== v15 ==
==> flow/design.v (excerpt) <==
module cu_engine (
    input  clk, nrst,
    input  [71:0] filter, 
    input  [23:0] data_in,
    input  [ 8:0] pe_en_ctrl,
    output [15:0] pe_out
);
Size: about 2900 cells after synthesis, ~190 flip-flops, ~120 I/O pins, roughly 27000 sq um of cells after synthesis.
clock: 5.11 ns
lec_check: 0
cap_margin: 20
core_margin: 2
core_utilization: 72
cts_cluster_size: 50
hold_slack_margin: -0.09
max_routing_layer: met4
place_density_lb_addon: 0.0
slew_margin: 20
run.sh (not shown) runs the stock make flow with config.mk's settings and CLKGATE_MAP_FILE=.
v15: complete, dirty (negative setup slack)
Inputs modified between v15 and v32:
- clearing CTS_CLUSTER_SIZE, which used to be 50
- clearing PLACE_DENSITY_LB_ADDON, which used to be 0.0
- clearing MAX_ROUTING_LAYER, which used to be met4
- swapping 72 for 40 in CORE_UTILIZATION
- clearing HOLD_SLACK_MARGIN, which used to be -0.09
- swapping 5.11 for 6.07 in the clock period (ns, I/O delays scaled along)
--- outcome ---
- v32 completed every stage of the flow, and the final layout passed the timing, DRC and antenna checks.
- Cell area after layout (v32 vs. v15) decreases by a few percent
- Summary of v32 over v15: sequential share of cell area up 0.66 points; placeable core region up about 80%; number of clock buffer instances in the layout down 1.
- Chip area line of the yosys report: v32 vs v15, no meaningful difference
- Relative to v15, number of tap cells added at floorplan increased by 85% in v32.
- Comparing die size for v32 and v15, the smaller number came from v15.
For v50, these inputs were changed with respect to v32:
- CTS_CLUSTER_SIZE newly set to 98
- PLACE_DENSITY newly set to 0.42
- CTS_CLUSTER_DIAMETER newly set to 148
- CORE_UTILIZATION changed from 40 to 50
- the clock period (ns, I/O delays scaled along) changed from 6.07 to 6.2
Results
v32 → v50: multi-input combinational area share moved up; setup slack shows an increase of 0.030 ns; post-CTS setup buffer count went down 1; non-clock buffer count decreased 10%. Against v32 as the reference, v50 delivers a higher clock network power share. Global-route wire length before repair (higher): v32. Taking v32 as the reference, in v50 number of vias after detailed routing dropped 141, area added between synthesis and finish dropped 1.2 points.
What v20 does differently from v50 at the input level:
- putting TNS_END_PERCENT at 35 where nothing was set
- swapping 148 for 334 in CTS_CLUSTER_DIAMETER
- clearing PLACE_DENSITY, which used to be 0.42
- swapping 50 for 40 in CORE_UTILIZATION
Global-route track usage on met1: v20 lower than v50
Sort v50 and v20 by relative contribution of combinational cells to total power asc -> top: v50
Against v50, v20 reports a worst setup slack that is higher.
Summary of the comparison: first-pass GRT wire length is higher in v20, relative to v50.
Critical path's largest stage delay across v50 and v20: no real change.
Re die area: v20 is 14000 sq um up on v50.
In v20, the average wire length per cell after detail routing came out 2.1% below the value in v50.
Lower final area among v50 and v20: v50
Switching portion of total power, v50 and v20: lower on v50
| global-route usage | v20 vs v50 | 4.5 points lower |
met2 track demand over resource ended up 6.6 points lower on v20 than on v50.
Here is what was changed in the inputs of v10 compared with v20.
- TNS_END_PERCENT: 35 -> unset
- CTS_CLUSTER_DIAMETER: 334 -> unset
- CORE_UTILIZATION: 40 -> 11
- CTS_CLUSTER_SIZE: 98 -> unset
- the clock period (ns, I/O delays scaled along): 6.2 -> 7.95
### Flow results
Going from v20 to v10, slew at the pin with the worst max-slew slack higher, die size increased by 260% relative to the old numbers, clock power share shrank by 0.5 points, worst setup slack before clock tree synthesis saw an increase, relative max-transition margin went down 26 points.
Start point of the critical path: pe00.out[2] -> v10, pe02.out[3] -> v20
Reg-to-reg setup timing slack: v10 > v20
Diff v20 -> v10 | core utilization | decrease of 32 points

---

alpha:
The RTL this note starts from:
==> flow/design.v <==
module pe (
    input clk, en,
    input      [7:0] a, b,
    output reg [15:0] out
);
    always @(posedge clk) begin
        if (en) begin
            out <= a*b;
        end else begin  
            out <= 0;
        end
    end
endmodule
module cu_engine (
    input  clk, nrst,
    input  [71:0] filter, 
    input  [23:0] data_in,
    input  [ 8:0] pe_en_ctrl,
    output [15:0] pe_out
);
    reg [23:0] dff [0:1];
    wire [143:0] psum;
    pe pe00 (.clk(clk), .en(pe_en_ctrl[0]), .a(data_in[ 7: 0]), .b(filter[ 7: 0]), .out(psum[15: 0]));
    pe pe10 (.clk(clk), .en(pe_en_ctrl[1]), .a(data_in[15: 8]), .b(filter[15: 8]), .out(psum[31:16]));
    pe pe20 (.clk(clk), .en(pe_en_ctrl[2]), .a(data_in[23:16]), .b(filter[23:16]), .out(psum[47:32]));
    pe pe01 (.clk(clk), .en(pe_en_ctrl[3]), .a(dff[0][ 7: 0]), .b(filter[31:24]), .out(psum[63:48]));
    pe pe11 (.clk(clk), .en(pe_en_ctrl[4]), .a(dff[0][15: 8]), .b(filter[39:32]), .out(psum[79:64]));
    pe pe21 (.clk(clk), .en(pe_en_ctrl[5]), .a(dff[0][23:16]), .b(filter[47:40]), .out(psum[95:80]));
    pe pe02 (.clk(clk), .en(pe_en_ctrl[6]), .a(dff[1][ 7: 0]), .b(filter[55:48]), .out(psum[111: 96]));
    pe pe12 (.clk(clk), .en(pe_en_ctrl[7]), .a(dff[1][15: 8]), .b(filter[63:56]), .out(psum[127:112]));
    pe pe22 (.clk(clk), .en(pe_en_ctrl[8]), .a(dff[1][23:16]), .b(filter[71:64]), .out(psum[143:128]));
    always @(posedge clk) begin
        if (!nrst) begin
            dff[0] <= 0;
            dff[1] <= 0;
        end else begin
            dff[0] <= data_in;
            dff[1] <= dff[0]; 
        end
    end
    assign pe_out = psum[15:0] + psum[31:16] + psum[47:32] + psum[63:48] + psum[79:64] + psum[95:80] + psum[111:96] + psum[127:112] + psum[143:128];
endmodule
make LEC_CHECK=0 CAP_MARGIN=20 CORE_MARGIN=2 CORE_UTILIZATION=40 SLEW_MARGIN=20 finish   # period 6.2 ns
alpha: full flow OK, the timing, DRC and antenna checks passed
Setup changes, alpha to beta
- CORE_UTILIZATION: 40 -> 51
- the clock period (ns, I/O delays scaled along): 6.2 -> 5.78
==> comparison <==
Per the comparison of beta with alpha, routed wire length has decreased, met2 usage has increased, proportion of power drawn by combinational gates has increased, routed length on met3 has increased. alpha has a higher overall chip area than beta. Per the comparison of beta with alpha, global-route wire length before repair dropped 1200 microns; via count of the first global-routing pass climbed about 0.55%; global-route usage climbed 5.4 points. What the final checks of beta revealed, after a flow that finished every stage, was a layout that fails on negative setup slack. Both conditions hold for alpha: the flow ran to the end and the final layout passed the timing, DRC and antenna checks. Max cell area across beta and alpha: beta. Between alpha and beta, multi-input gate share of total cell area decreased.
No activity file was given, so power comes from the tool's default toggle rates.
